run 1:
// FAdd
module FAdd(
    input rst,
    input clk,
    input  [31:0]               a,
    input  [31:0]               b,
    output reg [31:0]           c,
    output reg [2:0]           state
);
Size in the first run: roughly 140 flip-flops, ~100 I/O pins, about 13000 um2 of cells after synthesis.
Settings: LEC_CHECK=0, CAP_MARGIN=20, CORE_ASPECT_RATIO=1.03, CORE_MARGIN=2, CORE_UTILIZATION=65, CTS_CLUSTER_DIAMETER=323, GPL_ROUTABILITY_DRIVEN=1, MAX_ROUTING_LAYER=met4, MIN_ROUTING_LAYER=met1, SETUP_SLACK_MARGIN=0.19, SLEW_MARGIN=20, TNS_END_PERCENT=5; clock period 1.63 ns.
run.sh (not shown) runs the stock make flow with config.mk's settings and CLKGATE_MAP_FILE=.
Stage in which a tool error killed run 1: clock tree synthesis.
The following lists how run 2 was set up differently from run 1:
# run 1
export LEC_CHECK = 0
export CAP_MARGIN = 20
export CORE_ASPECT_RATIO = 1.03
export CORE_MARGIN = 2
export CORE_UTILIZATION = 65
export CTS_CLUSTER_DIAMETER = 323
export GPL_ROUTABILITY_DRIVEN = 1
export MAX_ROUTING_LAYER = met4
export MIN_ROUTING_LAYER = met1
export SETUP_SLACK_MARGIN = 0.19
export SLEW_MARGIN = 20
export TNS_END_PERCENT = 5
create_clock -name core_clock -period 1.63 [get_ports {clk}]
# run 2
export LEC_CHECK = 0
export CAP_MARGIN = 20
export CORE_ASPECT_RATIO = 1.03
export CORE_MARGIN = 3
export CORE_UTILIZATION = 65
export CTS_CLUSTER_DIAMETER = 28
export GPL_ROUTABILITY_DRIVEN = 1
export MIN_ROUTING_LAYER = met1
export SETUP_SLACK_MARGIN = 0.19
export SLEW_MARGIN = 20
export TNS_END_PERCENT = 5
create_clock -name core_clock -period 3.67 [get_ports {clk}]
Notes after the runs:
- As far as area fraction in and, or, nand and nor cells goes, run 2 and run 1 are indistinguishable; the numbers are identical.
- Summary — estimated wirelength of the detail-placed design, run 2 relative to run 1: lower, by about 22%.
- Relative to run 1, worst setup timing slack at the placement stage has gone up in run 2.
- The number of register bits inferred by synthesis on run 2 is in line with that on run 1.
- Finished, but not clean: run 2, with setup timing.
- Run 2: total die size about 2.8% above run 1
- In run 2 the initial core utilization turned out 1.3 points higher than in run 1.
Input-level comparison between run 3 and run 2:
# run 2
export LEC_CHECK = 0
export CAP_MARGIN = 20
export CORE_ASPECT_RATIO = 1.03
export CORE_MARGIN = 3
export CORE_UTILIZATION = 65
export CTS_CLUSTER_DIAMETER = 28
export GPL_ROUTABILITY_DRIVEN = 1
export MIN_ROUTING_LAYER = met1
export SETUP_SLACK_MARGIN = 0.19
export SLEW_MARGIN = 20
export TNS_END_PERCENT = 5
create_clock -name core_clock -period 3.67 [get_ports {clk}]
# run 3
export LEC_CHECK = 0
export CAP_MARGIN = 20
export CORE_ASPECT_RATIO = 1.03
export CORE_MARGIN = 3
export CORE_UTILIZATION = 65
export CTS_CLUSTER_DIAMETER = 29
export GPL_ROUTABILITY_DRIVEN = 1
export MIN_ROUTING_LAYER = met1
export SLEW_MARGIN = 20
create_clock -name core_clock -period 3.3 [get_ports {clk}]
- FAIL for each of run 3 and run 2
- No final results exist for run 3, since it was stopped by error GRT-0183 during global routing.
- From run 2 to run 3, die footprint did not move at all.
- The instance count after placement with tap cells included in run 3 sits 7.8% above the value recorded for run 2.
- Of run 3 and run 2, the run reporting the lower post-cts sizing count was run 2.
- Run 3 -> run 2: buffer levels on the longest clock path flat
Inputs modified between run 3 and run 4:
# run 3
export LEC_CHECK = 0
export CAP_MARGIN = 20
export CORE_ASPECT_RATIO = 1.03
export CORE_MARGIN = 3
export CORE_UTILIZATION = 65
export CTS_CLUSTER_DIAMETER = 29
export GPL_ROUTABILITY_DRIVEN = 1
export MIN_ROUTING_LAYER = met1
export SLEW_MARGIN = 20
create_clock -name core_clock -period 3.3 [get_ports {clk}]
# run 4
export LEC_CHECK = 0
export CAP_MARGIN = 20
export CORE_ASPECT_RATIO = 1.03
export CORE_MARGIN = 3
export CORE_UTILIZATION = 40
export CTS_CLUSTER_DIAMETER = 397
export CTS_CLUSTER_SIZE = 99
export GPL_ROUTABILITY_DRIVEN = 1
export MIN_ROUTING_LAYER = met1
export PLACE_DENSITY_LB_ADDON = 0.27
export SETUP_SLACK_MARGIN = -0.3
export SLEW_MARGIN = 20
create_clock -name core_clock -period 3.3 [get_ports {clk}]
## What came out
Run 4: flow complete, layout not clean; failing: setup timing. Compared to run 3, run 4 has total die area 13000 um2 higher. The total number of placement rows reported for run 4 is greater than that of run 3 by 29%. [compare] base=run 3 new=run 4: area of the placeable core increased 65%; die boundary width increased about 26%; global placer's final weighted congestion decreased 0.14; count of library flops with an enable pin essentially unchanged.
### run 4 -> run 5
# run 4
export LEC_CHECK = 0
export CAP_MARGIN = 20
export CORE_ASPECT_RATIO = 1.03
export CORE_MARGIN = 3
export CORE_UTILIZATION = 40
export CTS_CLUSTER_DIAMETER = 397
export CTS_CLUSTER_SIZE = 99
export GPL_ROUTABILITY_DRIVEN = 1
export MIN_ROUTING_LAYER = met1
export PLACE_DENSITY_LB_ADDON = 0.27
export SETUP_SLACK_MARGIN = -0.3
export SLEW_MARGIN = 20
create_clock -name core_clock -period 3.3 [get_ports {clk}]
# run 5
export LEC_CHECK = 0
export ABC_AREA = 1
export CAP_MARGIN = 40
export CELL_PAD_IN_SITES_DETAIL_PLACEMENT = 2
export CORE_ASPECT_RATIO = 0.67
export CORE_MARGIN = 9
export CORE_UTILIZATION = 40
export CTS_CLUSTER_DIAMETER = 181
export GPL_ROUTABILITY_DRIVEN = 0
export GPL_TIMING_DRIVEN = 0
export HOLD_SLACK_MARGIN = 0.04
export MIN_ROUTING_LAYER = met1
export PLACE_DENSITY_LB_ADDON = 0.27
export SETUP_SLACK_MARGIN = 0.67
export SLEW_MARGIN = 20
create_clock -name core_clock -period 3.3 [get_ports {clk}]
==> results <==
Run 5 did not finish: a tool error stopped it during detailed placement. On run 5: synthesized-area fraction occupied by adder cells is 1.6 points lower than what run 4 gave. Taking run 4 as the reference, in run 5 cell area after synthesis climbed about 20%, mean area per synthesized cell went down, die area saw an increase, vertical die dimension moved down. X dimension of the die: run 5 higher than run 4. Number of placement rows (lower): run 5. Area reported by Yosys stat is higher on run 5.

========
== job 5756 ==
FAdd again, from the RTL that the note above started with.
export LEC_CHECK = 0
export CAP_MARGIN = 20
export CORE_ASPECT_RATIO = 1.03
export CORE_MARGIN = 3
export CORE_UTILIZATION = 65
export CTS_CLUSTER_DIAMETER = 29
export GPL_ROUTABILITY_DRIVEN = 1
export MIN_ROUTING_LAYER = met1
export SETUP_SLACK_MARGIN = 1.09
export SLEW_MARGIN = 20
export TNS_END_PERCENT = 100
create_clock -name core_clock -period 3.67 [get_ports {clk}]
The log for job 5756 ends in global routing with error GRT-0232, so the run never completed.
For job 7739, these inputs were changed with respect to job 5756:
- a deleted TNS_END_PERCENT that had been 100
- a change of CORE_UTILIZATION from 65 to 58
- a change of SETUP_SLACK_MARGIN from 1.09 to 0.19
- a change of the clock period (ns, I/O delays scaled along) from 3.67 to 3.3
--- outcome ---
- Job 7739 finished all stages; however, its layout fails the closing checks, the failures being negative setup slack.
- Looking at cell resize tally after clock tree synthesis across job 5756 and job 7739, the one that comes out higher is job 5756.
- Higher half-perimeter wire length after detailed placement among job 5756 and job 7739: job 7739
- Job 5756 → job 7739: die height now sits higher; placed cell area grew by 7.5%; synthesized cell count shows no meaningful change; die span in x saw an increase; instance count after placement with tap cells included increased by 174 relative to the old numbers.
## Diff of input files: job 7655 against job 7739
- CORE_MARGIN: 3 -> 10
- CORE_ASPECT_RATIO: 1.03 -> 0.67
- CORE_UTILIZATION: 58 -> 40
- GPL_TIMING_DRIVEN: unset -> 1
- MAX_ROUTING_LAYER: unset -> met5
- SETUP_SLACK_MARGIN: 0.19 -> 0.67
- CTS_CLUSTER_DIAMETER: 29 -> 181
- ABC_AREA: unset -> 0
- CAP_MARGIN: 20 -> 40
- CELL_PAD_IN_SITES_DETAIL_PLACEMENT: unset -> 0
- PLACE_DENSITY_LB_ADDON: unset -> 0.27
--- outcome ---
In job 7655 the implementation completed, yet the final layout does not meet the checks, the culprit being negative setup slack. Against job 7739, job 7655 comes in 10% higher on number of placed instances with taps included. Per the comparison of job 7655 with job 7739, number of global-route vias before repair went down 128, global-route usage went down 14 points. Summary — setup slack after layout, job 7655 relative to job 7739: higher, by 0.15 ns.
Edits applied to the flow inputs when going from job 7655 to job 3414:
- CORE_ASPECT_RATIO: 0.67 -> unset
- MAX_ROUTING_LAYER: met5 -> unset
- CORE_UTILIZATION: 40 -> 55
- CORE_MARGIN: 10 -> 2
- SETUP_SLACK_MARGIN: 0.67 -> unset
- MIN_ROUTING_LAYER: met1 -> unset
- ABC_AREA: 0 -> unset
- CTS_CLUSTER_DIAMETER: 181 -> unset
- CELL_PAD_IN_SITES_DETAIL_PLACEMENT: 0 -> unset
- GPL_TIMING_DRIVEN: 1 -> unset
- GPL_ROUTABILITY_DRIVEN: 1 -> unset
- CAP_MARGIN: 40 -> 20
- PLACE_DENSITY_LB_ADDON: 0.27 -> unset
- the clock period (ns, I/O delays scaled along): 3.3 -> 7.16
--- outcome ---
- Diff job 7655 -> job 3414: total power has decreased; area share of buffers outside the clock network shrank by 15 points.
- A top routing layer in use of met5 is what job 3414 shows, while met4 belongs to job 7655.
- Source-to-sink clock delay at the later pin of the worst-skew pair: job 3414 vs job 7655 down 0.04 ns
- Job 3414 completed end to end with timing, DRC and antenna clean.
- The via count in job 7655 is 1.15 times that in job 3414.
Changes in job 1223 relative to job 3414:
- CORE_UTILIZATION changed from 55 to 66
- CTS_CLUSTER_SIZE newly set to 100
- CTS_CLUSTER_DIAMETER newly set to 384
Findings:
Job 3414 vs job 1223, slowest library cell on the worst path: sky130_fd_sc_hd__or3_2 vs sky130_fd_sc_hd__a31o_1. Job 1223 vs job 3414, clock period minus final worst setup slack went up by 0.20 ns. Higher critical path depth among job 3414 and job 1223: job 1223. The met1 usage in global routing reported for job 1223 is greater than that of job 3414 by 8.8 points. Wire length (higher): job 1223.
Power figures rest on the tool's default switching activity, not on a simulated workload.
